try-harbor:
Design TopLevelModule, start of the top module:
module TopLevelModule(
    input clk,                    
    input [2:0] switches,        
    input confirm_key1,   
input confirm_key2,     
    input reset_key,            
    output [1:0] player_led,     
    output [1:0] winner_led           
);
    wire [2:0] column_select;
    wire confirm_move1;
wire confirm_move2;
    wire reset_game;
    wire [1:0] current_player;
    wire game_over;
    InputProcessor input_proc(
        .clk(clk),
        .switches(switches),
        .confirm_key1(confirm_key1),
        .confirm_key2(confirm_key2),
        .reset_key(reset_key),
        .column(column_select),
        .confirm1(confirm_move1),
.confirm2(confirm_move2),
        .reset(reset_game)
    );
    control control_unit(
        .clk(clk),
        .reset(reset_game),
        .column_select(column_select),
        .confirm_move1(confirm_move1),
        .confirm_move2(confirm_move2),
        .current_player(current_player),
        .game_over(game_over), .winner(winner_led)
    );
    assign player_led = current_player;
endmodule
Size: ~1100 cells after synthesis, ~11 I/O pins, ~7800 µm² of cells after synthesis.
export LEC_CHECK = 0
export ABC_AREA = 1
export CAP_MARGIN = 20
export CELL_PAD_IN_SITES_DETAIL_PLACEMENT = 0
export CORE_ASPECT_RATIO = 0.82
export CORE_MARGIN = 2
export CORE_UTILIZATION = 60
export CTS_CLUSTER_DIAMETER = 375
export CTS_CLUSTER_SIZE = 84
export GPL_ROUTABILITY_DRIVEN = 1
export GPL_TIMING_DRIVEN = 0
export MAX_ROUTING_LAYER = met4
export PLACE_DENSITY_LB_ADDON = 0.26
export SLEW_MARGIN = 30
create_clock -name core_clock -period 5.25 [get_ports {clk}]
run.sh (not shown) runs the stock make flow with config.mk's settings and CLKGATE_MAP_FILE=.
try-harbor ended with every stage complete and zero timing, DRC or antenna violations.
Modified inputs, try-quartz compared to try-harbor
- SLEW_MARGIN: 30 -> 20
- MAX_ROUTING_LAYER: met4 -> unset
- CORE_UTILIZATION: 60 -> 70
- CORE_ASPECT_RATIO: 0.82 -> unset
- GPL_TIMING_DRIVEN: 0 -> unset
- PLACE_DENSITY_LB_ADDON: 0.26 -> unset
- CELL_PAD_IN_SITES_DETAIL_PLACEMENT: 0 -> unset
- CTS_CLUSTER_DIAMETER: 375 -> 319
- CTS_CLUSTER_SIZE: 84 -> unset
- GPL_ROUTABILITY_DRIVEN: 1 -> unset
- the clock period (ns, I/O delays scaled along): 5.25 -> 4.96
==> results <==
For accumulated negative setup slack, try-harbor and try-quartz come out practically identical.
The run with more routed wire is try-harbor, not try-quartz.
Summary of try-quartz over try-harbor: portion of total power attributed to combinational logic went up 3.3 points; wire length per cell after detailed routing went up about 0.5%.
The highest-utilization routing layer at the global route stage comes out met2 in one run and met1 in the other, namely in try-quartz and try-harbor respectively.
try-quartz: final weighted congestion of routability-driven global placement 2.8% below try-harbor
On hold slack, try-quartz and try-harbor are neck and neck.
The path length in cells of the critical path of try-quartz is higher than that of try-harbor.
try-quartz against try-harbor; standard-cell row count is up by a few percent.
Going from try-harbor to try-quartz, total power rose by about 7%, design area rose by 2.4%.
> inputs changed (try-quartz -> try-tundra)
- clearing CTS_CLUSTER_DIAMETER, which used to be 319
- clearing ABC_AREA, which used to be 1
- swapping 70 for 16 in CORE_UTILIZATION
- swapping 4.96 for 13.4 in the clock period (ns, I/O delays scaled along)
==> results <==
In try-tundra, the met3 routed wirelength came out about 11% below the value in try-quartz. Sort try-tundra and try-quartz by total buffers and inverters traversed by the critical path, ascending, and try-tundra comes first. Sequential share of layout area: try-tundra vs try-quartz — no meaningful difference. Compare try-tundra and try-quartz | worst hold margin higher: try-tundra. Area figure in the yosys stat output down 56 µm² in try-tundra wrt try-quartz. Between try-quartz and try-tundra, post-layout period usage of the worst path decreased. try-tundra vs try-quartz, worst-case clock skew went down by 0.0063 ns.
Modified inputs, try-juniper compared to try-tundra
- setting TNS_END_PERCENT to 80 for the first time
- setting CELL_PAD_IN_SITES_DETAIL_PLACEMENT to 2 for the first time
- changing CORE_UTILIZATION from 16 to 40
- changing the clock period (ns, I/O delays scaled along) from 13.4 to 10.0
### Flow results
- Looking at post-route worst hold slack across both flows, try-juniper is the stronger of the two, with try-tundra trailing.
- try-tundra → try-juniper: number of nets in the finished design climbed 4; smallest setup slack after layout dropped 3.80 ns; non-clock buffer count climbed 4.
- try-tundra → try-juniper: routed wirelength normalized by instance count has increased, count of clock-buffer cells in the layout has decreased, average via count per standard cell has increased, insertion delay at the late pin of the worst-skew pair has increased.
- On sequential cell area share, the lower figure sits with try-tundra, not try-juniper.
[inputs] try-indigo vs try-juniper
- HOLD_SLACK_MARGIN: unset -> -0.06
- PLACE_DENSITY: unset -> 0.35
- CORE_UTILIZATION: 40 -> 51
- CORE_ASPECT_RATIO: unset -> 0.74
- CORE_MARGIN: 2 -> 4
- TNS_END_PERCENT: 80 -> unset
- CELL_PAD_IN_SITES_GLOBAL_PLACEMENT: unset -> 2
- CTS_CLUSTER_DIAMETER: unset -> 293
- CTS_CLUSTER_SIZE: unset -> 95
- CELL_PAD_IN_SITES_DETAIL_PLACEMENT: 2 -> unset
Results
Between try-indigo and try-juniper, utilization is higher for try-indigo, try-juniper comes in under that. Multi-input gate share of total cell area delta for try-indigo relative to try-juniper: 0.68 points higher. Going from try-juniper to try-indigo, synthesis-to-layout area growth shrinks by 1.3 points. Detailed-route via count, try-indigo and try-juniper, higher one = try-juniper. Post-layout worst setup margin (try-indigo over try-juniper): increase, 0.38 ns. The startpoint of the worst setup timing path comes out control_unit.current_player[0]$_DFFE_PP1P_ in one run and input_proc.column[2]$_DFF_P_ in the other, namely in try-juniper and try-indigo respectively. Final instance area on try-indigo is ahead of try-juniper. try-indigo against try-juniper; length of routed wiring on met1 is down by a little under 10%. Normalized max-slew margin on try-indigo is down relative to try-juniper. Die area: try-indigo < try-juniper. The total clock buffers created by CTS of try-juniper and that of try-indigo are within noise of each other. For final-layout clock-cell area share, try-juniper and try-indigo come out practically identical.
diff inputs: try-indigo => try-garnet
- changing CORE_ASPECT_RATIO from 0.74 to 0.5
- changing HOLD_SLACK_MARGIN from -0.06 to -0.07
- removing CELL_PAD_IN_SITES_GLOBAL_PLACEMENT (formerly 2)
- removing CTS_CLUSTER_SIZE (formerly 95)
- changing CORE_UTILIZATION from 51 to 58
- changing CORE_MARGIN from 4 to 2
- removing CTS_CLUSTER_DIAMETER (formerly 293)
- removing PLACE_DENSITY (formerly 0.35)
## What came out
try-garnet: done, clean on timing, DRC and antenna
try-indigo: all stages complete, timing, DRC and antenna checks passed
Number of non-clock buffers in the layout in try-garnet vs try-indigo: up 4
Area growth from synthesis to final layout of try-garnet is on par with try-indigo.
~same sequential share of layout area in try-indigo and try-garnet
Re post-layout instance count excluding filler cells: try-garnet is 26 down on try-indigo.
End-of-flow core utilization, try-indigo and try-garnet: lower on try-indigo
Delta (try-garnet minus try-indigo): number of detailed-route iterations in the first pass went down; max-slew violation total from the final report roughly the same.

========
Setup of v41:
Starting RTL as in the previous note.
## TopLevelModule
module TopLevelModule(
    input clk,                    
    input [2:0] switches,        
    input confirm_key1,   
input confirm_key2,     
    input reset_key,            
    output [1:0] player_led,     
    output [1:0] winner_led           
);
clock: 5.77 ns
lec_check: 0
cap_margin: 20
core_margin: 2
core_utilization: 72
cts_cluster_diameter: 400
cts_cluster_size: 13
place_density: 0.35
setup_slack_margin: 1.67
slew_margin: 20
Status: v41 FAILED at global routing (5_1_grt) (tool error)
For v44, these inputs were changed with respect to v41:
--- a/flow/config.mk
+++ b/flow/config.mk
@@ -10,5 +10 @@
-export CORE_UTILIZATION = 72
-export CTS_CLUSTER_DIAMETER = 400
-export CTS_CLUSTER_SIZE = 13
-export PLACE_DENSITY = 0.35
-export SETUP_SLACK_MARGIN = 1.67
+export CORE_UTILIZATION = 40
==> flow/constraint.sdc <==
create_clock -name core_clock -period 10.0 [get_ports {clk}]
set_input_delay 2.0000 -clock core_clock [delete_from_list [all_inputs] [get_ports {clk}]]
set_output_delay 2.0000 -clock core_clock [all_outputs]
set_load 0.01 [all_outputs]
Findings:
- On v44: number of post-CTS setup repair buffers is 35 lower than what v41 gave.
- v44 vs. v41: horizontal die dimension +about 33%; HPWL after detailed placement +0.87%; placed cell count +about 13%; post-detailed-placement cell area +180 sq um.
- Per the final summary, v44 finished and its layout is clean on timing, DRC and antenna.
- Comparing die size for v44 and v41, the smaller number came from v41.
Relative to v44, the following input files were edited for v7:
--- a/flow/config.mk
+++ b/flow/config.mk
@@ -9,2 +9,8 @@
-export CORE_MARGIN = 2
-export CORE_UTILIZATION = 40
+export CELL_PAD_IN_SITES_DETAIL_PLACEMENT = 1
+export CELL_PAD_IN_SITES_GLOBAL_PLACEMENT = 2
+export CORE_ASPECT_RATIO = 0.5
+export CORE_MARGIN = 4
+export CORE_UTILIZATION = 51
+export CTS_CLUSTER_DIAMETER = 293
+export CTS_CLUSTER_SIZE = 95
+export HOLD_SLACK_MARGIN = -0.06
Notes after the runs:
- Compare v44 and v7 | clock tree skew after final layout higher: v44
- Register-to-register slack came out higher on v7 than on v44.
- For v7, the capturing instance or port of the critical path was control_unit.game_logic.winner[0]$_DFFE_PP0P_, unlike v44, where it was control_unit.game_logic.winner[1]$_DFFE_PP0P_.
- Clock slew seen by the registers of the worst setup and hold paths of v7 is on par with v44.
- Setup WNS v44 -> v7: better
- Compared with v44, v7 shows final total power that has gone up by a few percent.
- Side by side, worst hold slack turned out higher in v7 than in v44.
- Relative to v44, routed length on met2 increased by 550 um in v7.
- Summary of v7 over v44: highest achievable clock rate rose about 1.2%, final area fell 50 sq um.
Input changes introduced in v45 (baseline for comparison: v7):
--- a/flow/config.mk
+++ b/flow/config.mk
@@ -9,2 +8,0 @@
-export CELL_PAD_IN_SITES_DETAIL_PLACEMENT = 1
-export CELL_PAD_IN_SITES_GLOBAL_PLACEMENT = 2
@@ -12,5 +10,3 @@
-export CORE_MARGIN = 4
-export CORE_UTILIZATION = 51
-export CTS_CLUSTER_DIAMETER = 293
-export CTS_CLUSTER_SIZE = 95
-export HOLD_SLACK_MARGIN = -0.06
+export CORE_MARGIN = 2
+export CORE_UTILIZATION = 59
+export SETUP_SLACK_MARGIN = 2.94
Compared v45 vs v7, and vias after detailed routing is down in v45. v7 -> v45: post-synthesis compound-gate area fraction delta 0, exact match. Where overall power of the completed layout is concerned, v7 is outperformed by v45. For the wire length on met3, v45 came in 0.77% higher than v7 did. Cell area | v45 vs v7 | v45 smaller. The lower global-route usage came out of v7. v45 vs. v7: clock share of power moved up; actual slew at the worst max-slew pin lower; violation count after the first detailed-route iteration now sits higher.
diff inputs: v45 => v16
--- a/flow/config.mk
+++ b/flow/config.mk
@@ -8,0 +9 @@
+export CELL_PAD_IN_SITES_GLOBAL_PLACEMENT = 2
@@ -10,3 +11,7 @@
-export CORE_MARGIN = 2
-export CORE_UTILIZATION = 59
-export SETUP_SLACK_MARGIN = 2.94
+export CORE_MARGIN = 4
+export CORE_UTILIZATION = 51
+export CTS_CLUSTER_DIAMETER = 293
+export CTS_CLUSTER_SIZE = 95
+export HOLD_SLACK_MARGIN = -0.06
+export PLACE_DENSITY = 0.35
+export SETUP_SLACK_MARGIN = 2.76
==> comparison <==
v16 completed end to end with timing, DRC and antenna clean.
In v16, clock buffer instance count of the final layout is higher than in v45.
Via count shrinks slightly when moving from v45 to v16.
On starting DRC count in detailed routing: v16 sits below v45.
Relative to v45, the CTS clock-pin slew for the worst setup and hold paths of v16 is lower by 0.02 ns.
Area of the core ends up lower on v45.
Power is estimated from default activity; no workload was simulated.
